== v30 ==
==> flow/design.v (excerpt) <==
module alu_top(CLK, OP1, OP2, OPRN, OUT, ZERO);
	input CLK;
	input [31:0] OP1;
	input [31:0] OP2;
	input [5:0] OPRN;
	output [31:0] OUT;
	output ZERO;
	reg [31:0] op1_q, op2_q;
	reg [5:0] oprn_q;
	reg [31:0] out_q;
	reg zero_q;
	wire [31:0] alu_out;
	wire alu_zero;
	ALU alu_inst(alu_out, alu_zero, op1_q, op2_q, oprn_q);
	always @(posedge CLK) begin
		op1_q <= OP1;
		op2_q <= OP2;
		oprn_q <= OPRN;
		out_q <= alu_out;
		zero_q <= alu_zero;
	end
	assign OUT = out_q;
	assign ZERO = zero_q;
endmodule
For scale: roughly 2600 cells after synthesis, about 100 flip-flops, about 100 I/O pins, ~23000 µm² of cells after synthesis.
clock: 27.8 ns
lec_check: 0
cap_margin: 20
core_aspect_ratio: 0.5
core_margin: 2
core_utilization: 70
cts_cluster_diameter: 240
cts_cluster_size: 36
slew_margin: 20
run.sh (not shown) runs the stock make flow with config.mk's settings and CLKGATE_MAP_FILE=.
v30 got as far as 5_1_grt, where a tool error ended the run.
The following lists how v45 was set up differently from v30:
- clearing CORE_ASPECT_RATIO, which used to be 0.5
- clearing CTS_CLUSTER_DIAMETER, which used to be 240
- clearing CTS_CLUSTER_SIZE, which used to be 36
- swapping 70 for 57 in CORE_UTILIZATION
- swapping 27.8 for 10.1 in the clock period (ns, I/O delays scaled along)
Results
Every stage of v45 finished as expected; the final checks, on the other hand, flagged setup timing, which means the layout fails.
Re count of input and output buffers: no difference whatsoever between v30 and v45.
[v45] cell count after placement rose about 9% relative to v30
The number of setup buffers added after CTS in v45 sits 3 above the value recorded for v30.
Input changes introduced in v52 (baseline for comparison: v45):
- CORE_UTILIZATION: 57 -> 65
- the clock period (ns, I/O delays scaled along): 10.1 -> 24.1
==> comparison <==
Comparing the two runs side by side, v52 comes out ahead of v45 on area of the core. v52 never completed, since it errored out during 5_1_grt. In the tables for v52 and v45, final weighted congestion of routability-driven global placement reads higher with v52. Area of the chip | v52 below v45. Higher count of placed standard cells including taps goes to v45 over v52.


alu_top again, from the RTL that the note above started with.
Design alu_top, start of the top module:
module alu_top(CLK, OP1, OP2, OPRN, OUT, ZERO);
	input CLK;
	input [31:0] OP1;
	input [31:0] OP2;
	input [5:0] OPRN;
	output [31:0] OUT;
	output ZERO;
	reg [31:0] op1_q, op2_q;
	reg [5:0] oprn_q;
	reg [31:0] out_q;
	reg zero_q;
	wire [31:0] alu_out;
	wire alu_zero;
	ALU alu_inst(alu_out, alu_zero, op1_q, op2_q, oprn_q);
	always @(posedge CLK) begin
		op1_q <= OP1;
		op2_q <= OP2;
		oprn_q <= OPRN;
		out_q <= alu_out;
		zero_q <= alu_zero;
	end
	assign OUT = out_q;
	assign ZERO = zero_q;
endmodule
Settings: LEC_CHECK=0, CAP_MARGIN=20, CORE_MARGIN=2, CORE_UTILIZATION=68, SETUP_SLACK_MARGIN=-0.59, SLEW_MARGIN=20; clock period 8.64 ns.
The first run never finished: it broke off in global routing.
Change:
CORE_MARGIN = 7   (was 2)
CORE_UTILIZATION = 40   (was 68)
SETUP_SLACK_MARGIN = unset   (was -0.59)
clock period = 24.7 ns   (was 8.64 ns; I/O delays follow)
Effect:
- Now the flow reached the layout checks and failed them: setup timing
- die size goes up by 82%
- area after synthesis does not change
- synthesized cell count is unchanged
Change:
CORE_MARGIN = 2   (was 7)
CORE_UTILIZATION = 65   (was 40)
SETUP_SLACK_MARGIN = -2.0   (was unset)
clock period = 28.2 ns   (was 24.7 ns; I/O delays follow)
=>
- The changed run completed and failed the layout checks on setup timing
- global-route usage rose by 19 points
- core utilization rose by 26 points
Change:
CORE_UTILIZATION = 61   (was 65)
SETUP_SLACK_MARGIN = unset   (was -2.0)
TNS_END_PERCENT = 5   (was unset)
clock period = 27.7 ns   (was 28.2 ns; I/O delays follow)
=>
- The new run reached the layout checks and failed them: setup timing
- area after synthesis stays the same
- core utilization is lower by 2.7 points
- register-to-register slack degrades by 0.62 ns
- die area rose by 6.4%
- global-route usage rises by 8.5 points
- critical path depth decreases by 3
- cell count increases by 1.8%


Starting RTL as in the previous note.
==> flow/config.mk <==
export PLATFORM = sky130hd
export DESIGN_NAME = alu_top
export DESIGN_NICKNAME = alu_top
export VERILOG_FILES = /design/flow/design.v
export SDC_FILE = /design/flow/constraint.sdc
export NUM_CORES = 4
export LEC_CHECK = 0
export CAP_MARGIN = 20
export CORE_MARGIN = 2
export CORE_UTILIZATION = 70
export CTS_CLUSTER_SIZE = 31
export PLACE_DENSITY_LB_ADDON = 0.26
export SLEW_MARGIN = 20
export TNS_END_PERCENT = 5
==> flow/constraint.sdc <==
create_clock -name core_clock -period 27.7 [get_ports {CLK}]
set_input_delay 5.5400 -clock core_clock [delete_from_list [all_inputs] [get_ports {CLK}]]
set_output_delay 5.5400 -clock core_clock [all_outputs]
set_load 0.01 [all_outputs]
The starting point aborted during global routing (5_1_grt) (GRT-0116).
Then changed:
CORE_UTILIZATION = 58   (was 70)
CTS_CLUSTER_SIZE = default   (was 31)
PLACE_DENSITY_LB_ADDON = default   (was 0.26)
clock period = 8.64 ns   (was 27.7 ns; I/O delays follow)
What happened:
- Now the flow finished but fails on setup timing
- synthesized area stays the same
- die size climbs by 20%
- synthesized cell count does not change
Then changed:
CORE_UTILIZATION = 70   (was 58)
PLACE_DENSITY_LB_ADDON = 0.25   (was default)
clock period = 27.7 ns   (was 8.64 ns; I/O delays follow)
Effect: This time the run ended with an error in global routing (5_1_grt) with GRT-0116; die area fell by about a fifth; synthesized cell count stays the same; synthesized area stays the same.


Starting RTL as in the previous note.
clock: 25.2 ns
lec_check: 0
abc_area: 1
cap_margin: 0
core_margin: 2
core_utilization: 71
cts_cluster_diameter: 250
cts_cluster_size: 89
gpl_timing_driven: 1
min_routing_layer: met1
place_density_lb_addon: 0.06
setup_slack_margin: 4.14
slew_margin: 20
tns_end_percent: 5
The starting point stopped in global routing on GRT-0232.
Edit:
==> flow/config.mk (replaced) <==
export PLATFORM = sky130hd
export DESIGN_NAME = alu_top
export DESIGN_NICKNAME = alu_top
export VERILOG_FILES = /design/flow/design.v
export SDC_FILE = /design/flow/constraint.sdc
export NUM_CORES = 4
export LEC_CHECK = 0
export CAP_MARGIN = 20
export CORE_MARGIN = 2
export CORE_UTILIZATION = 40
export SLEW_MARGIN = 20
==> flow/constraint.sdc (replaced) <==
create_clock -name core_clock -period 29.0 [get_ports {CLK}]
set_input_delay 5.8000 -clock core_clock [delete_from_list [all_inputs] [get_ports {CLK}]]
set_output_delay 5.8000 -clock core_clock [all_outputs]
set_load 0.01 [all_outputs]
Effect: The changed run finished with timing, DRC and antenna clean. Synthesized cell count shrinks by about a fifth. Die size climbs by well over a third. Synthesized area decreases by a few percent.
Edit:
--- a/flow/config.mk
+++ b/flow/config.mk
@@ -10 +10,2 @@
-export CORE_UTILIZATION = 40
+export CORE_UTILIZATION = 65
+export SETUP_SLACK_MARGIN = -2.0
==> flow/constraint.sdc (replaced) <==
create_clock -name core_clock -period 28.0 [get_ports {CLK}]
set_input_delay 5.6000 -clock core_clock [delete_from_list [all_inputs] [get_ports {CLK}]]
set_output_delay 5.6000 -clock core_clock [all_outputs]
set_load 0.01 [all_outputs]
Outcome: The new run stopped in global routing (GRT-0232); area after synthesis stays the same; die size came out lower by well over a third; synthesized cell count does not change.
Edit:
--- a/flow/config.mk
+++ b/flow/config.mk
@@ -10,2 +10 @@
-export CORE_UTILIZATION = 65
-export SETUP_SLACK_MARGIN = -2.0
+export CORE_UTILIZATION = 61
@@ -12,0 +12 @@
+export TNS_END_PERCENT = 5
==> flow/constraint.sdc (replaced) <==
create_clock -name core_clock -period 8.7 [get_ports {CLK}]
set_input_delay 1.7400 -clock core_clock [delete_from_list [all_inputs] [get_ports {CLK}]]
set_output_delay 1.7400 -clock core_clock [all_outputs]
set_load 0.01 [all_outputs]
What happened:
- The new run reached the layout checks and failed them: setup timing
- die area grows by 6.4%
- area after synthesis is unchanged
- synthesized cell count does not change
Edit:
--- a/flow/config.mk
+++ b/flow/config.mk
@@ -10 +10 @@
-export CORE_UTILIZATION = 61
+export CORE_UTILIZATION = 58
@@ -12 +11,0 @@
-export TNS_END_PERCENT = 5
==> flow/constraint.sdc (replaced) <==
create_clock -name core_clock -period 24.2 [get_ports {CLK}]
set_input_delay 4.8400 -clock core_clock [delete_from_list [all_inputs] [get_ports {CLK}]]
set_output_delay 4.8400 -clock core_clock [all_outputs]
set_load 0.01 [all_outputs]
The new run ran to the end with violations: setup timing; synthesized cell count does not change; utilization decreases by 6.2 points; sequential share of layout area increases by 0.27 points; maximum frequency increases by a little under a tenth; via count decreases by roughly a tenth; global-route usage decreases by 7.8 points.
Edit:
--- a/flow/config.mk
+++ b/flow/config.mk
@@ -10 +10 @@
-export CORE_UTILIZATION = 58
+export CORE_UTILIZATION = 40
==> flow/constraint.sdc (replaced) <==
create_clock -name core_clock -period 29.5 [get_ports {CLK}]
set_input_delay 5.9000 -clock core_clock [delete_from_list [all_inputs] [get_ports {CLK}]]
set_output_delay 5.9000 -clock core_clock [all_outputs]
set_load 0.01 [all_outputs]
Effect:
- With this change the flow completed without violations
- area after synthesis stays the same
- routed wire length decreases by about 18%
- clock-buffer cell count does not change
- register-to-register slack improved by 6.1 ns
- worst setup slack improved by 6.1 ns


alu_top again, from the RTL that the note above started with.
make LEC_CHECK=0 ABC_AREA=1 CAP_MARGIN=20 CORE_MARGIN=2 CORE_UTILIZATION=56 CTS_CLUSTER_DIAMETER=241 SLEW_MARGIN=20 finish   # period 21.7 ns
The first run produced a layout that fails on negative setup slack.
Then changed:
- ABC_AREA: 1 -> default
- CORE_UTILIZATION: 56 -> 58
- CTS_CLUSTER_DIAMETER: 241 -> default
- SETUP_SLACK_MARGIN: default -> 4.5
- clock period: 21.7 -> 24.1 ns (I/O delays scaled with it)
Outcome: The changed run ran to the end with violations: negative setup slack. Worst setup slack gains 1300 ps. Utilization is higher by 2.4 points. Maximum frequency drops by 3.8%. Count of clock-buffer cells in the layout stays the same. Wire length goes up by about 18%. Die size fell by about 6%. Non-clock buffer count decreases by 35. Register-to-register slack improves by 1300 ps.
